==> 10-02: inputs <==
## conv1_layer
 module conv1_layer (
   input clk,
   input rst_n,
   input valid_in,
   input signed [7:0] data_in,
   output signed [11:0] conv_out_1, conv_out_2, conv_out_3,
   output valid_out_conv
 );
 wire signed [7:0] data_out_0, data_out_1, data_out_2, data_out_3, data_out_4,
  data_out_5, data_out_6, data_out_7, data_out_8, data_out_9,
  data_out_10, data_out_11, data_out_12, data_out_13, data_out_14,
  data_out_15, data_out_16, data_out_17, data_out_18, data_out_19,
  data_out_20, data_out_21, data_out_22, data_out_23, data_out_24;
 wire valid_out_buf;
 conv1_buf #(.WIDTH(28), .HEIGHT(28), .DATA_BITS(8)) conv1_buf(
   .clk(clk),
   .rst_n(rst_n),
   .valid_in(valid_in),
   .data_in(data_in),
   .data_out_0(data_out_0),
   .data_out_1(data_out_1),
   .data_out_2(data_out_2),
   .data_out_3(data_out_3),
   .data_out_4(data_out_4),
   .data_out_5(data_out_5),
   .data_out_6(data_out_6),
   .data_out_7(data_out_7),
   .data_out_8(data_out_8),
   .data_out_9(data_out_9),
   .data_out_10(data_out_10),
   .data_out_11(data_out_11),
   .data_out_12(data_out_12),
   .data_out_13(data_out_13),
   .data_out_14(data_out_14),
   .data_out_15(data_out_15),
   .data_out_16(data_out_16),
   .data_out_17(data_out_17),
   .data_out_18(data_out_18),
   .data_out_19(data_out_19),
   .data_out_20(data_out_20),
   .data_out_21(data_out_21),
   .data_out_22(data_out_22),
   .data_out_23(data_out_23),
   .data_out_24(data_out_24),
   .valid_out_buf(valid_out_buf)
 );
 conv1_calc conv1_calc(
   .clk(clk),
   .rst_n(rst_n),
   .valid_out_buf(valid_out_buf),
   .data_out_0(data_out_0),
   .data_out_1(data_out_1),
   .data_out_2(data_out_2),
   .data_out_3(data_out_3),
   .data_out_4(data_out_4),
   .data_out_5(data_out_5),
   .data_out_6(data_out_6),
   .data_out_7(data_out_7),
   .data_out_8(data_out_8),
   .data_out_9(data_out_9),
   .data_out_10(data_out_10),
   .data_out_11(data_out_11),
   .data_out_12(data_out_12),
   .data_out_13(data_out_13),
   .data_out_14(data_out_14),
   .data_out_15(data_out_15),
   .data_out_16(data_out_16),
   .data_out_17(data_out_17),
   .data_out_18(data_out_18),
   .data_out_19(data_out_19),
   .data_out_20(data_out_20),
  ...
clock: 5.0 ns
lec_check: 0
abc_area: 1
cap_margin: 20
core_aspect_ratio: 0.58
core_margin: 8
core_utilization: 40
cts_cluster_size: 16
place_density: 0.63
slew_margin: 20
run.sh (not shown) runs the stock make flow with config.mk's settings and CLKGATE_MAP_FILE=.
==> 04-10 (differences from 10-02) <==
- CAP_MARGIN: 20 -> 5
- CORE_ASPECT_RATIO: 0.58 -> default
- CORE_MARGIN: 8 -> 6
- CORE_UTILIZATION: 40 -> 59
- CTS_CLUSTER_DIAMETER: default -> 385
- CTS_CLUSTER_SIZE: 16 -> default
- HOLD_SLACK_MARGIN: default -> 0.06
- MAX_ROUTING_LAYER: default -> met4
- MIN_ROUTING_LAYER: default -> met1
- PLACE_DENSITY: 0.63 -> 0.81
- SLEW_MARGIN: 20 -> 35
==> flow/constraint.sdc (replaced) <==
create_clock -name core_clock -period 4.97 [get_ports {clk}]
set_input_delay 0.9940 -clock core_clock [delete_from_list [all_inputs] [get_ports {clk}]]
set_output_delay 0.9940 -clock core_clock [all_outputs]
set_load 0.01 [all_outputs]
==> 02-18 (differences from 10-02) <==
- ABC_AREA: 1 -> 0
- CAP_MARGIN: 20 -> 40
- CELL_PAD_IN_SITES_DETAIL_PLACEMENT: default -> 1
- CELL_PAD_IN_SITES_GLOBAL_PLACEMENT: default -> 3
- CORE_ASPECT_RATIO: 0.58 -> default
- CORE_MARGIN: 8 -> 2
- CTS_CLUSTER_SIZE: 16 -> default
- GPL_ROUTABILITY_DRIVEN: default -> 0
- GPL_TIMING_DRIVEN: default -> 1
- MAX_ROUTING_LAYER: default -> met4
- MIN_ROUTING_LAYER: default -> met2
- PLACE_DENSITY: 0.63 -> default
- PLACE_DENSITY_LB_ADDON: default -> 0.03
==> 07-01 (differences from 10-02) <==
- ABC_AREA: 1 -> default
- CORE_ASPECT_RATIO: 0.58 -> default
- CORE_MARGIN: 8 -> 2
- CORE_UTILIZATION: 40 -> 70
- CTS_CLUSTER_SIZE: 16 -> default
- PLACE_DENSITY: 0.63 -> default
==> flow/constraint.sdc (replaced) <==
create_clock -name core_clock -period 3.95 [get_ports {clk}]
set_input_delay 0.7900 -clock core_clock [delete_from_list [all_inputs] [get_ports {clk}]]
set_output_delay 0.7900 -clock core_clock [all_outputs]
set_load 0.01 [all_outputs]
==> qor summary <==
Run status: 02-18 no timing/DRC/antenna violations; 10-02 no timing/DRC/antenna violations; 07-01 complete, but fails checks; 04-10 no timing/DRC/antenna violations
Layout check failures: 02-18 -; 10-02 -; 07-01 negative setup slack; 04-10 -
Critical path buffer and inverter count: 02-18 4; 10-02 4; 07-01 2; 04-10 5
Synthesized cell area: 02-18 192000 µm²; 10-02 208000 µm²; 07-01 192000 µm²; 04-10 208000 µm²
Cell internal power dissipation: 02-18 48300 µW; 10-02 45500 µW; 07-01 59300 µW; 04-10 47100 µW
Share of the cycle needed by the critical path after routing: 02-18 92.5%; 10-02 90.1%; 07-01 100%; 04-10 87.5%
Die Width: 02-18 697 µm; 10-02 963 µm; 07-01 528 µm; 04-10 606 µm
First drt pass iteration count: 02-18 10; 10-02 8; 07-01 9; 04-10 9
Number of non-filler instances in the completed layout: 02-18 25400; 10-02 33500; 07-01 22700; 04-10 31300
Routed WL per cell: 02-18 24.1 µm; 10-02 19.5 µm; 07-01 22.3 µm; 04-10 18.9 µm
Largest incremental delay on the critical path: 02-18 0.57 ns; 10-02 0.61 ns; 07-01 0.54 ns; 04-10 0.63 ns
Comb pwr: 02-18 1680 µW; 10-02 2090 µW; 07-01 1960 µW; 04-10 1950 µW
Final-layout clock buffer total: 02-18 529; 10-02 451; 07-01 470; 04-10 505
Diode count: 02-18 150; 10-02 14; 07-01 11; 04-10 50
Tool warnings: 02-18 209; 10-02 249; 07-01 216; 04-10 235
Smallest hold slack: 02-18 0.403 ns; 10-02 0.308 ns; 07-01 0.245 ns; 04-10 0.393 ns
FF-to-FF path depth: 02-18 16; 10-02 16; 07-01 15; 04-10 16
Number of placement rows: 02-18 254; 10-02 201; 07-01 192; 04-10 217
Global routing usage summed across all routing layers: 02-18 39.2%; 10-02 23.3%; 07-01 35.8%; 04-10 32.1%
Combinational power share: 02-18 2.7%; 10-02 3.5%; 07-01 2.6%; 04-10 3.2%
Worst-path fanout max: 02-18 8; 10-02 10; 07-01 4; 04-10 10
Worst path required time: 02-18 5.91 ns; 10-02 5.86 ns; 07-01 4.79 ns; 04-10 5.86 ns
RSZ-0062 raised after global routing: 02-18 no; 10-02 no; 07-01 yes; 04-10 no
Chip height: 02-18 697 µm; 10-02 565 µm; 07-01 528 µm; 04-10 606 µm
Combinational gate area: 02-18 105000 µm²; 10-02 112000 µm²; 07-01 106000 µm²; 04-10 112000 µm²
Post-synthesis sequential area ratio: 02-18 41.6%; 10-02 38.3%; 07-01 41.6%; 04-10 38.3%
Reg2reg start: 02-18 conv1_calc.p_s0[3][4]; 10-02 conv1_calc.p_s0[24][3]; 07-01 conv1_calc.p_s0[3][4]; 04-10 conv1_calc.p_s0[24][5]
Maximum vdd ir drop: 02-18 0.359 mV; 10-02 0.289 mV; 07-01 0.634 mV; 04-10 0.434 mV
Power and IR drop assume default switching activity.
